S:
Design adc_mul, start of the top module:
module adc_mul                   
(
    input  logic         clk_i,                                                
    input  logic         rst_i,                                                
    input  logic [11:0]  x_i,                                                  
    input  logic [11:0]  y_i,                                                  
    input  logic [11:0]  z_i,                                                  
    output logic [11:0]  fp_o                                                  
);
Size: about 8300 cells after synthesis, roughly 50 I/O pins, roughly 0.054 sq mm of cells after synthesis.
Settings: LEC_CHECK=0, ABC_AREA=1, CAP_MARGIN=20, CORE_MARGIN=2, CORE_UTILIZATION=72, CTS_CLUSTER_DIAMETER=89, MAX_ROUTING_LAYER=met4, PLACE_DENSITY=0.66, SLEW_MARGIN=20, TNS_END_PERCENT=5; clock period 63.5 ns.
run.sh (not shown) runs the stock make flow with config.mk's settings and CLKGATE_MAP_FILE=.
S did not make it past global routing (5_1_grt), where a tool error ended it.
> inputs changed (S -> P)
- a deleted ABC_AREA that had been 1
- a deleted PLACE_DENSITY that had been 0.66
- a deleted CTS_CLUSTER_DIAMETER that had been 89
- a deleted MAX_ROUTING_LAYER that had been met4
- a change of CORE_UTILIZATION from 72 to 58
- a deleted TNS_END_PERCENT that had been 5
- a change of the clock period (ns, I/O delays scaled along) from 63.5 to 50.2
==> comparison <==
[flow] P | stages: complete | final checks: fail | reason: negative setup slack. In the reports for S and P, the larger fraction of the mapped netlist area in simple logic gates belongs to S. Compare S and P | total half-perimeter wirelength after legalization and detailed placement higher: P. S → P: synthesized area now smaller; synthesized cell count saw a decrease; width of the die climbed about 7%.

* * *

adc_mul again, from the RTL that the note above started with.
Settings: LEC_CHECK=0, ABC_AREA=1, CAP_MARGIN=15, CORE_MARGIN=2, CORE_UTILIZATION=72, CTS_CLUSTER_DIAMETER=374, CTS_CLUSTER_SIZE=95, SETUP_SLACK_MARGIN=1.93, SLEW_MARGIN=20, TNS_END_PERCENT=15; clock period 37.4 ns.
The baseline stopped in clock tree synthesis (4_1_cts), error DPL-0038.
Rerun with:
CTS_CLUSTER_DIAMETER = 274   (was 374)
CTS_CLUSTER_SIZE = 16   (was 95)
SETUP_SLACK_MARGIN = unset   (was 1.93)
TNS_END_PERCENT = unset   (was 15)
clock period = 80.5 ns   (was 37.4 ns; I/O delays follow)
Now the flow went through all stages and came out clean.
Die area is unchanged.
Area after synthesis is unchanged.
Synthesized cell count does not change.
Rerun with:
ABC_AREA = unset   (was 1)
CAP_MARGIN = 20   (was 15)
CORE_UTILIZATION = 67   (was 72)
CTS_CLUSTER_DIAMETER = unset   (was 274)
CTS_CLUSTER_SIZE = unset   (was 16)
MAX_ROUTING_LAYER = met4   (was unset)
clock period = 84.4 ns   (was 80.5 ns; I/O delays follow)
=>
- Now the flow completed, yet does not pass: setup timing
- via count shrinks by 0.80%
- cell area grows by 7.2%
- clock skew grows by 0.010 ns
- area after synthesis shrinks by 7.5%
- die area shrinks by 0.55%
Rerun with:
CORE_UTILIZATION = 40   (was 67)
MAX_ROUTING_LAYER = unset   (was met4)
clock period = 91.8 ns   (was 84.4 ns; I/O delays follow)
What happened: Now the flow finished clean. Synthesized area does not change. Wire length shrinks by 3.4%. Global-route usage shrinks by 19 points. Maximum frequency shrinks by 1.9%. Final area shrinks by about 6%. Sequential cell count stays the same.
Rerun with:
CORE_UTILIZATION = 58   (was 40)
clock period = 81.2 ns   (was 91.8 ns; I/O delays follow)
Outcome:
- With this change the flow produced a layout that fails on setup timing
- count of clock-buffer cells in the layout falls by 2
- fmax climbs by a few percent
- global-route usage went up by 15 points
- hold slack improved by 0.0098 ns
- utilization rises by 35 points
- design area increases by about a fifth

* * *

run 1:
adc_mul again, from the RTL that the note above started with.
## adc_mul
module adc_mul                   
(
    input  logic         clk_i,                                                
    input  logic         rst_i,                                                
    input  logic [11:0]  x_i,                                                  
    input  logic [11:0]  y_i,                                                  
    input  logic [11:0]  z_i,                                                  
    output logic [11:0]  fp_o                                                  
);
clock: 71.3 ns
lec_check: 0
abc_area: 1
cap_margin: 0
core_aspect_ratio: 0.74
core_margin: 2
core_utilization: 72
cts_cluster_diameter: 118
cts_cluster_size: 10
place_density_lb_addon: 0.02
slew_margin: 20
--- input diff run 1..run 2 ---
- PLACE_DENSITY_LB_ADDON: 0.02 -> unset
- CORE_UTILIZATION: 72 -> 58
- CTS_CLUSTER_SIZE: 10 -> unset
- CORE_ASPECT_RATIO: 0.74 -> unset
- CTS_CLUSTER_DIAMETER: 118 -> unset
- CAP_MARGIN: 0 -> 20
- the clock period (ns, I/O delays scaled along): 71.3 -> 77.7
## What came out
From run 1 to run 2 the numbers moved as follows: wire length reported by the detailed router moved down, number of gates resized after CTS moved down, register-to-register slack moved up.
Where total half-perimeter wirelength after legalization and detailed placement is concerned, run 1 is better than run 2.
Compared with run 1, run 2 shows a higher highest cell delay on the worst timing path.
The overall fraction of global-route tracks in use in run 2 sits 6.6 points below the value recorded for run 1.
#### Input delta (run 3 over run 2)
- CTS_CLUSTER_DIAMETER now 246, previously not set
- CORE_UTILIZATION now 70, was 58
- CTS_CLUSTER_SIZE now 17, previously not set
- HOLD_SLACK_MARGIN now -0.08, previously not set
- the clock period (ns, I/O delays scaled along) now 59.0, was 77.7
==> comparison <==
As the logs show, run 3 stopped at 4_1_cts after a tool error, so it never reached the end of the flow.
Sort run 2 and run 3 by vertical die dimension, ascending, and run 3 comes first.
Comparing run 2 against run 3, there is no change at all in post-synthesis share of cell area spent on full adders, half adders and majority gates.
Run 3 vs. run 2: global placer's final weighted congestion now larger; floorplan row count now smaller; worst setup timing slack at the placement stage now smaller; number of cells after detailed placement has increased.
Diff run 3..run 2 | synthesized netlist cell count | unchanged
Max die size across run 2 and run 3: run 2
[compare] base=run 2 new=run 3: horizontal extent of the die went down; cell area after synthesis did not really move.
Setup changes, run 3 to run 4
- CTS_CLUSTER_SIZE no longer set, was 17
- HOLD_SLACK_MARGIN no longer set, was -0.08
- CTS_CLUSTER_DIAMETER no longer set, was 246
- ABC_AREA no longer set, was 1
- CORE_UTILIZATION now 40, was 70
- the clock period (ns, I/O delays scaled along) now 95.0, was 59.0
Notes after the runs:
Run 4 completed end to end with timing, DRC and antenna clean.
Run 4 vs. run 3: detailed placer's ending HPWL has decreased; core region area has increased; arithmetic-cell share of the synthesized area counting full adders, half adders and majority gates has increased.
~same number of I/O port buffers in run 4 and run 3
Side by side, worst setup slack before clock tree synthesis turned out higher in run 4 than in run 3.
The lower share of synthesized area occupied by flip-flops and latches came out of run 3.
